==> trial 84 <==
==> flow/design.v <==
module cache(
    clk,
    proc_reset,
    proc_read,
    proc_write,
    proc_addr,
    proc_wdata,
    proc_stall,
    proc_rdata,
    mem_read,
    mem_write,
    mem_addr,
    mem_rdata,
    mem_wdata,
    mem_ready
);
    input          clk;
    input          proc_reset;
    input          proc_read, proc_write;
    input   [29:0] proc_addr;
    input   [31:0] proc_wdata;
    output reg        proc_stall;
    output reg [31:0] proc_rdata;
    input  [127:0] mem_rdata;
    input          mem_ready;
    output reg     mem_read, mem_write;
    output reg [27:0] mem_addr;
    output reg [127:0] mem_wdata;
	reg [127:0] block0, block1, block2, block3, block4, block5, block6, block7, block; 	 
	reg [7:0] valid, valid_save;
	reg [7:0] dirty, dirty_save;
	reg [24:0] tag0, tag1, tag2, tag3, tag4, tag5, tag6, tag7;
	reg [24:0] tag0_save, tag1_save, tag2_save, tag3_save, tag4_save, tag5_save, tag6_save, tag7_save;
	reg hit, stall, dirty_bit, valid_bit;
	reg [24:0] tag, tag_save;
	reg [127:0] data_4word;
	reg [1:0] state, next_state;
	reg [127:0] mem_data;
	reg [127:0] block0_save, block1_save,block2_save,block3_save,block4_save,block5_save,block6_save,block7_save;
	wire clk_i, rst_i;
assign clk_i = clk;
assign rst_i = proc_reset;
	always@ (*) begin   
		case(proc_addr[4:2])
		3'd0: begin
			dirty_bit = dirty_save[0];
			data_4word = block0_save;
			tag = tag0_save;
			valid_bit = valid_save[0];
		end
		3'd1: begin
			dirty_bit = dirty_save[1];
			data_4word = block1_save;
			tag = tag1_save;
			valid_bit = valid_save[1];
		end
		3'd2: begin
			dirty_bit = dirty_save[2];
			data_4word = block2_save;
			tag = tag2_save;
			valid_bit = valid_save[2];
		end
		3'd3: begin
			dirty_bit = dirty_save[3];
			data_4word = block3_save;
			tag = tag3_save;
			valid_bit = valid_save[3];
		end
		3'd4: begin
			dirty_bit = dirty_save[4];
			data_4word = block4_save;
			tag = tag4_save;
			valid_bit = valid_save[4];
		end
		3'd5: begin
			dirty_bit = dirty_save[5];
			data_4word = block5_save;
			tag = tag5_save;
			valid_bit = valid_save[5];
		end
		3'd6: begin
			dirty_bit = dirty_save[6];
			data_4word = block6_save;
			tag = tag6_save;
			valid_bit = valid_save[6];
		end
		3'd7: begin
			dirty_bit = dirty_save[7];
			data_4word = block7_save;
			tag = tag7_save;
			valid_bit = valid_save[7];
		end
		endcase
	end
	always @(valid_bit or tag or proc_addr or state) begin
		if(valid_bit && (tag == proc_addr[29:5]) && ~state[1] && ~state[0]) begin
			stall = 1'b0;
			hit = 1'b1;
		end
		else begin
			stall = 1'b1;
			hit = 1'b0;
		end
	end
	always @(*) begin
			case(proc_addr[1:0])
				2'd0: begin block = data_4word; block[31:0] = proc_wdata; end
				2'd1: begin block = data_4word; block[63:32] = proc_wdata; end
				2'd2: begin block = data_4word; block[95:64] = proc_wdata; end
				2'd3: begin block = data_4word; block[127:96] = proc_wdata; end
			endcase
	end
	always @(*)begin	 
		case(state) 
		2'b00:begin
			tag0 = tag0_save;
			tag1 = tag1_save;
			tag2 = tag2_save;
			tag3 = tag3_save;
			tag4 = tag4_save;
			tag5 = tag5_save;
			tag6 = tag6_save;
			tag7 = tag7_save;
		if(proc_write && hit) begin
			case(proc_addr[4:2])
			3'd0: begin 
				valid = valid_save;
				dirty = dirty_save;
				valid[0] = 1'b1;
				dirty[0] = 1'b1;
				block0 = block;
				block1 = block1_save;
				block2 = block2_save;
				block3 = block3_save;
				block4 = block4_save;
				block5 = block5_save;
				block6 = block6_save;
				block7 = block7_save;
				end
			3'd1: begin 
				valid = valid_save;
				dirty = dirty_save;
				valid[1] = 1'b1; 
				dirty[1] = 1'b1;
				block1 = block;
				block0 = block0_save;
				block2 = block2_save;
				block3 = block3_save;
				block4 = block4_save;
				block5 = block5_save;
				block6 = block6_save;
				block7 = block7_save;				
			end
			3'd2: begin 
				valid = valid_save;
				dirty = dirty_save;
				valid[2] = 1'b1; 
				dirty[2] = 1'b1;
				block2 = block;
				block0 = block0_save;
				block1 = block1_save;
				block3 = block3_save;	
				block4 = block4_save;
				block5 = block5_save;
				block6 = block6_save;
				block7 = block7_save;
			end
			3'd3: begin
				valid = valid_save;
				dirty = dirty_save;
				valid[3] = 1'b1; 
				dirty[3] = 1'b1;
				block3 = block;	
				block0 = block0_save;
				block1 = block1_save;
				block2 = block2_save;
				block4 = block4_save;
				block5 = block5_save;
				block6 = block6_save;
				block7 = block7_save;	
			end
			3'd4: begin 
				valid = valid_save;
				dirty = dirty_save;
				valid[4] = 1'b1; 
				dirty[4] = 1'b1;
				block4 = block; 
				block0 = block0_save;
				block1 = block1_save;
				block2 = block2_save;
				block3 = block3_save;
				block5 = block5_save;
				block6 = block6_save;
				block7 = block7_save;
			end
			3'd5: begin 
				valid = valid_save;
				dirty = dirty_save;
				valid[5] = 1'b1; 
				dirty[5] = 1'b1;
				block5 = block;
				block0 = block0_save;
				block1 = block1_save;
				block2 = block2_save;
				block3 = block3_save;
				block4 = block4_save;
				block6 = block6_save;
				block7 = block7_save; 
			end
			3'd6: begin 
				valid = valid_save;
				dirty = dirty_save;
				valid[6] = 1'b1; 
				dirty[6] = 1'b1;
				block6 = block; 
				block0 = block0_save;
				block1 = block1_save;
				block2 = block2_save;
				block3 = block3_save;
				block4 = block4_save;
				block5 = block5_save;
				block7 = block7_save;
			end
			3'd7: begin 
				valid = valid_save;
				dirty = dirty_save;
				valid[7] = 1'b1; 
				dirty[7] = 1'b1;
				block7 = block; 
				block0 = block0_save;
				block1 = block1_save;
				block2 = block2_save;
				block3 = block3_save;
				block4 = block4_save;
				block5 = block5_save;
				block6 = block6_save;
			end
			endcase
		end
		else begin
			valid = valid_save;
			dirty = dirty_save;
			block0 = block0_save;
			block1 = block1_save;
			block2 = block2_save;
			block3 = block3_save;
			block4 = block4_save;
			block5 = block5_save;
			block6 = block6_save;
			block7 = block7_save;
		end
		end
		2'b10:begin
			case(proc_addr[4:2])
			3'd0: begin 	
				valid = valid_save;
				dirty = dirty_save;
				valid[0] = 1'b1; 
				tag0 = proc_addr[29:5];
				tag1 = tag1_save;
				tag2 = tag2_save;
				tag3 = tag3_save;
				tag4 = tag4_save;
				tag5 = tag5_save;
				tag6 = tag6_save;
				tag7 = tag7_save;
				dirty[0] = 1'b0;
				block0 = mem_rdata;
				block1 = block1_save;
				block2 = block2_save;
				block3 = block3_save;
				block4 = block4_save;
				block5 = block5_save;
				block6 = block6_save;
				block7 = block7_save;				 
			end
			3'd1: begin 
				valid = valid_save;
				dirty = dirty_save;
				valid[1] = 1'b1; 
				tag1 = proc_addr[29:5];
				tag0 = tag0_save;
				tag2 = tag2_save;
				tag3 = tag3_save;
				tag4 = tag4_save;
				tag5 = tag5_save;
				tag6 = tag6_save;
				tag7 = tag7_save;
				dirty[1] = 1'b0;
				block1 = mem_rdata; 
				block0 = block0_save;
				block2 = block2_save;
				block3 = block3_save;
				block4 = block4_save;
				block5 = block5_save;
				block6 = block6_save;
				block7 = block7_save;
			end
			3'd2: begin 
				valid = valid_save;
				dirty = dirty_save;
				valid[2] = 1'b1; 
				tag2 = proc_addr[29:5];
				tag0 = tag0_save;
				tag1 = tag1_save;
				tag3 = tag3_save;
				tag4 = tag4_save;
				tag5 = tag5_save;
				tag6 = tag6_save;
				tag7 = tag7_save;
				dirty[2] = 1'b0;
				block2 = mem_rdata; 
				block0 = block0_save;
				block1 = block1_save;
				block3 = block3_save;
				block4 = block4_save;
				block5 = block5_save;
				block6 = block6_save;
				block7 = block7_save;
			end
			3'd3: begin 
				valid = valid_save;
				dirty = dirty_save;
				valid[3] = 1'b1; 
				tag3 = proc_addr[29:5];
				tag0 = tag0_save;
				tag1 = tag1_save;
				tag2 = tag2_save;
				tag4 = tag4_save;
				tag5 = tag5_save;
				tag6 = tag6_save;
				tag7 = tag7_save;
				dirty[3] = 1'b0;
				block3 = mem_rdata; 
				block0 = block0_save;
				block1 = block1_save;
				block2 = block2_save;
				block4 = block4_save;
				block5 = block5_save;
				block6 = block6_save;
				block7 = block7_save;
			end
			3'd4: begin 
				valid = valid_save;
				dirty = dirty_save;
				valid[4] = 1'b1; 
				tag4 = proc_addr[29:5];
				tag0 = tag0_save;
				tag1 = tag1_save;
				tag2 = tag2_save;
				tag3 = tag3_save;
				tag5 = tag5_save;
				tag6 = tag6_save;
				tag7 = tag7_save;
				dirty[4] = 1'b0;
				block4 = mem_rdata; 
				block0 = block0_save;
				block1 = block1_save;
				block2 = block2_save;
				block3 = block3_save;
				block5 = block5_save;
				block6 = block6_save;
				block7 = block7_save;
			end
			3'd5: begin 
				valid = valid_save;
				dirty = dirty_save;
				valid[5] = 1'b1; 
				tag5 = proc_addr[29:5];
				tag0 = tag0_save;
				tag1 = tag1_save;
				tag2 = tag2_save;
				tag3 = tag3_save;
				tag4 = tag4_save;
				tag6 = tag6_save;
				tag7 = tag7_save;
				dirty[5] = 1'b0;
				block5 = mem_rdata; 
				block0 = block0_save;
				block1 = block1_save;
				block2 = block2_save;
				block3 = block3_save;
				block4 = block4_save;
				block6 = block6_save;
				block7 = block7_save;
			end
			3'd6: begin 
				valid = valid_save;
				dirty = dirty_save;
				valid[6] = 1'b1; 
				tag6 = proc_addr[29:5];
				tag0 = tag0_save;
				tag1 = tag1_save;
				tag2 = tag2_save;
				tag3 = tag3_save;
				tag4 = tag4_save;
				tag5 = tag5_save;
				tag7 = tag7_save;
				dirty[6] = 1'b0;
				block6 = mem_rdata; 
				block0 = block0_save;
				block1 = block1_save;
				block2 = block2_save;
				block3 = block3_save;
				block4 = block4_save;
				block5 = block5_save;
				block7 = block7_save;
			end
			3'd7: begin 
				valid = valid_save;
				dirty = dirty_save;
				valid[7] = 1'b1; 
				tag7 = proc_addr[29:5];
				tag0 = tag0_save;
				tag1 = tag1_save;
				tag2 = tag2_save;
				tag3 = tag3_save;
				tag4 = tag4_save;
				tag5 = tag5_save;
				tag6 = tag6_save;
				dirty[7] = 1'b0;
				block7 = mem_rdata; 
				block0 = block0_save;
				block1 = block1_save;
				block2 = block2_save;
				block3 = block3_save;
				block4 = block4_save;
				block5 = block5_save;
				block6 = block6_save;
			end
			endcase
		end
		default: begin
				valid = valid_save;
				dirty = dirty_save;
				tag0 = tag0_save;
				tag1 = tag1_save;
				tag2 = tag2_save;
				tag3 = tag3_save;
				tag4 = tag4_save;
				tag5 = tag5_save;
				tag6 = tag6_save;
				tag7 = tag7_save;
				block0 = block0_save;
				block1 = block1_save;
				block2 = block2_save;
				block3 = block3_save;
				block4 = block4_save;
				block5 = block5_save;
				block6 = block6_save;
				block7 = block7_save;	
		end
		endcase
	end
	always @(*) begin	 
		case(state) 
			2'b00:begin 	 
				if(hit || ~(proc_read || proc_write)) begin
					next_state = 2'b00;
				end
				else if(dirty_bit) begin
					next_state = 2'b11;
				end
				else begin
					next_state = 2'b10;
				end
			end
			2'b01:begin
				next_state = 2'b00;
			end
			2'b10:begin	 
				if(mem_ready) begin
					next_state = 2'b00;
				end
				else begin
					next_state = 2'b10;
				end
			end
			2'b11:begin	 
				if(mem_ready) begin
					next_state = 2'b10;
				end
				else begin
					next_state = 2'b11;
				end
			end
		endcase
	end
	always @(*) begin	 
		case(state)	
			2'b00:begin	 
				proc_stall = stall;
				mem_read = 1'b0;
				mem_write = 1'b0;
				mem_addr = 28'b0;
				mem_wdata = 128'b0;
				if(proc_read) begin
					case(proc_addr[1:0])
						2'd0: proc_rdata = data_4word[31:0];
						2'd1: proc_rdata = data_4word[63:32];
						2'd2: proc_rdata = data_4word[95:64];
						2'd3: proc_rdata = data_4word[127:96];
					endcase
				end
				else begin
					proc_rdata = 32'b0;
				end
			end
			2'b01: begin
				proc_stall = 1'b0;
				proc_rdata = 32'b0;
				mem_read = 1'b0;
				mem_write = 1'b0;
				mem_addr = 28'b0;
				mem_wdata = 128'b0;
			end
			2'b10:begin	 
				proc_stall = 1'b1;
				proc_rdata = 32'b0;
				mem_read = 1'b1;
				mem_write = 1'b0;
				mem_addr = proc_addr[29:2];
				mem_wdata = 128'b0;
			end
			2'b11:begin	 
				proc_stall = 1'b1;
				proc_rdata = 32'b0;
				mem_read = 1'b0;
				mem_write = 1'b1;
				mem_addr = {tag, proc_addr[4:2]};
				mem_wdata = data_4word;
			end
		endcase
	end
	always@( posedge clk or posedge proc_reset ) begin
	    if( proc_reset ) begin
	    	state <= 2'b00;
			valid_save <= 8'b0;
			dirty_save <= 8'b0;  
			tag0_save <= 25'b0;  
			tag1_save <= 25'b0;  
			tag2_save <= 25'b0;  
			tag3_save <= 25'b0;  
			tag4_save <= 25'b0;  
			tag5_save <= 25'b0;  
			tag6_save <= 25'b0;  
			tag7_save <= 25'b0;  
		end
	    else begin
	    	state <= next_state;
			valid_save <= valid;
			dirty_save <= dirty;
			tag0_save <= tag0;
			tag1_save <= tag1;
			tag2_save <= tag2;
			tag3_save <= tag3;
			tag4_save <= tag4;
			tag5_save <= tag5;
			tag6_save <= tag6;
			tag7_save <= tag7;
	    end
	end
	always @(posedge clk_i or posedge rst_i) begin
		if(rst_i) begin
			block0_save <= 128'b0;
			block1_save <= 128'b0;
			block2_save <= 128'b0;
			block3_save <= 128'b0;
			block4_save <= 128'b0;
			block5_save <= 128'b0;
			block6_save <= 128'b0;
			block7_save <= 128'b0;	
		end
		else begin
			block0_save <= block0;
			block1_save <= block1;
			block2_save <= block2;
			block3_save <= block3;
			block4_save <= block4;
			block5_save <= block5;
			block6_save <= block6;
			block7_save <= block7;
		end
	end
endmodule
==> flow/run.sh <==
#!/bin/bash
# the make line also repeats each setting of config.mk as NAME=value (left out here)
make -C /OpenROAD-flow-scripts/flow DESIGN_CONFIG=/design/flow/config.mk WORK_HOME=/design/flow/orfs CLKGATE_MAP_FILE= finish
==> flow/config.mk <==
export PLATFORM = sky130hd
export DESIGN_NAME = cache
export DESIGN_NICKNAME = cache
export VERILOG_FILES = /design/flow/design.v
export SDC_FILE = /design/flow/constraint.sdc
export NUM_CORES = 4
export LEC_CHECK = 0
export CAP_MARGIN = 30
export CORE_MARGIN = 2
export CORE_UTILIZATION = 68
export CTS_CLUSTER_SIZE = 37
export HOLD_SLACK_MARGIN = 0.3
export MAX_ROUTING_LAYER = met4
export SLEW_MARGIN = 20
==> flow/constraint.sdc <==
create_clock -name core_clock -period 4.18 [get_ports {clk}]
set_input_delay 0.8360 -clock core_clock [delete_from_list [all_inputs] [get_ports {clk}]]
set_output_delay 0.8360 -clock core_clock [all_outputs]
set_load 0.01 [all_outputs]
==> inputs of trial 24, as changes to trial 84 <==
==> flow/config.mk (replaced) <==
export PLATFORM = sky130hd
export DESIGN_NAME = cache
export DESIGN_NICKNAME = cache
export VERILOG_FILES = /design/flow/design.v
export SDC_FILE = /design/flow/constraint.sdc
export NUM_CORES = 4
export LEC_CHECK = 0
export CAP_MARGIN = 30
export CELL_PAD_IN_SITES_DETAIL_PLACEMENT = 1
export CORE_ASPECT_RATIO = 1.17
export CORE_MARGIN = 6
export CORE_UTILIZATION = 45
export CTS_CLUSTER_DIAMETER = 93
export GPL_ROUTABILITY_DRIVEN = 1
export GPL_TIMING_DRIVEN = 0
export MAX_ROUTING_LAYER = met5
export PLACE_DENSITY = 0.6
export SLEW_MARGIN = 40
export TNS_END_PERCENT = 20
==> flow/constraint.sdc (replaced) <==
create_clock -name core_clock -period 9.75 [get_ports {clk}]
set_input_delay 1.9500 -clock core_clock [delete_from_list [all_inputs] [get_ports {clk}]]
set_output_delay 1.9500 -clock core_clock [all_outputs]
set_load 0.01 [all_outputs]
==> inputs of trial 27, as changes to trial 84 <==
--- a/flow/config.mk
+++ b/flow/config.mk
@@ -11,4 +11,5 @@
 export CTS_CLUSTER_SIZE = 37
 export HOLD_SLACK_MARGIN = 0.3
 export MAX_ROUTING_LAYER = met4
+export SETUP_SLACK_MARGIN = 0.62
 export SLEW_MARGIN = 20
==> inputs of trial 34, as changes to trial 84 <==
==> flow/config.mk (replaced) <==
export PLATFORM = sky130hd
export DESIGN_NAME = cache
export DESIGN_NICKNAME = cache
export VERILOG_FILES = /design/flow/design.v
export SDC_FILE = /design/flow/constraint.sdc
export NUM_CORES = 4
export LEC_CHECK = 0
export CAP_MARGIN = 20
export CORE_MARGIN = 2
export CORE_UTILIZATION = 66
export MAX_ROUTING_LAYER = met4
export PLACE_DENSITY = 0.6
export SLEW_MARGIN = 20
==> flow/constraint.sdc (replaced) <==
create_clock -name core_clock -period 6.29 [get_ports {clk}]
set_input_delay 1.2580 -clock core_clock [delete_from_list [all_inputs] [get_ports {clk}]]
set_output_delay 1.2580 -clock core_clock [all_outputs]
set_load 0.01 [all_outputs]
==> qor summary <==
Post-route DRC violation count: trial 34 0; trial 84 0; trial 27 -; trial 24 0
WHS: trial 34 467.7 ps; trial 84 467.5 ps; trial 27 -; trial 24 469.9 ps
Post-route clock skew: trial 34 24.44 ps; trial 84 34.32 ps; trial 27 -; trial 24 34.02 ps
Total number of multi-input combinational cells: trial 34 3452; trial 84 3452; trial 27 -; trial 24 3452
Logic inverters: trial 34 38; trial 84 38; trial 27 -; trial 24 38
Sink of the worst hold path: trial 34 valid_save[3]$_DFFE_PP0P_; trial 84 valid_save[4]$_DFFE_PP0P_; trial 27 -; trial 24 valid_save[4]$_DFFE_PP0P_
Result of the run: trial 34 finished clean; trial 84 failed layout checks; trial 27 did not finish; trial 24 failed layout checks
Last stage reached: trial 34 -; trial 84 -; trial 27 5_1_grt; trial 24 -
Violated checks: trial 34 -; trial 84 negative setup slack; trial 27 -; trial 24 negative setup slack
Total Negative Setup Slacks: trial 34 0 ps; trial 84 -1639 ps; trial 27 -; trial 24 -4329 ps
Sequential power share: trial 34 0.418; trial 84 0.400; trial 27 -; trial 24 0.394
Worst setup slack for register-to-register paths: trial 34 2240 ps; trial 84 420 ps; trial 27 -; trial 24 4320 ps
Fraction of area in registers: trial 34 0.4383; trial 84 0.3958; trial 27 -; trial 24 0.4136
First-pass detailed-route iteration total: trial 34 7; trial 84 8; trial 27 -; trial 24 5
Non-clock buffer count: trial 34 605; trial 84 1289; trial 27 -; trial 24 923
Die Area: trial 34 0.09409 sq mm; trial 84 0.09136 sq mm; trial 27 0.09136 sq mm; trial 24 0.1434 sq mm
Highest routing layer actually used: trial 34 met4; trial 84 met4; trial 27 -; trial 24 met5
Top power consumer group: trial 34 sequential cells; trial 84 sequential cells; trial 27 -; trial 24 sequential cells
Worst-case vdd ir drop: trial 34 0.3374 mV; trial 84 0.5713 mV; trial 27 -; trial 24 0.1994 mV
Fill count: trial 34 5921; trial 84 3874; trial 27 -; trial 24 13600
Final instance count without filler cells: trial 34 6780; trial 84 7459; trial 27 -; trial 24 7753
Power is estimated from default activity; no workload was simulated.
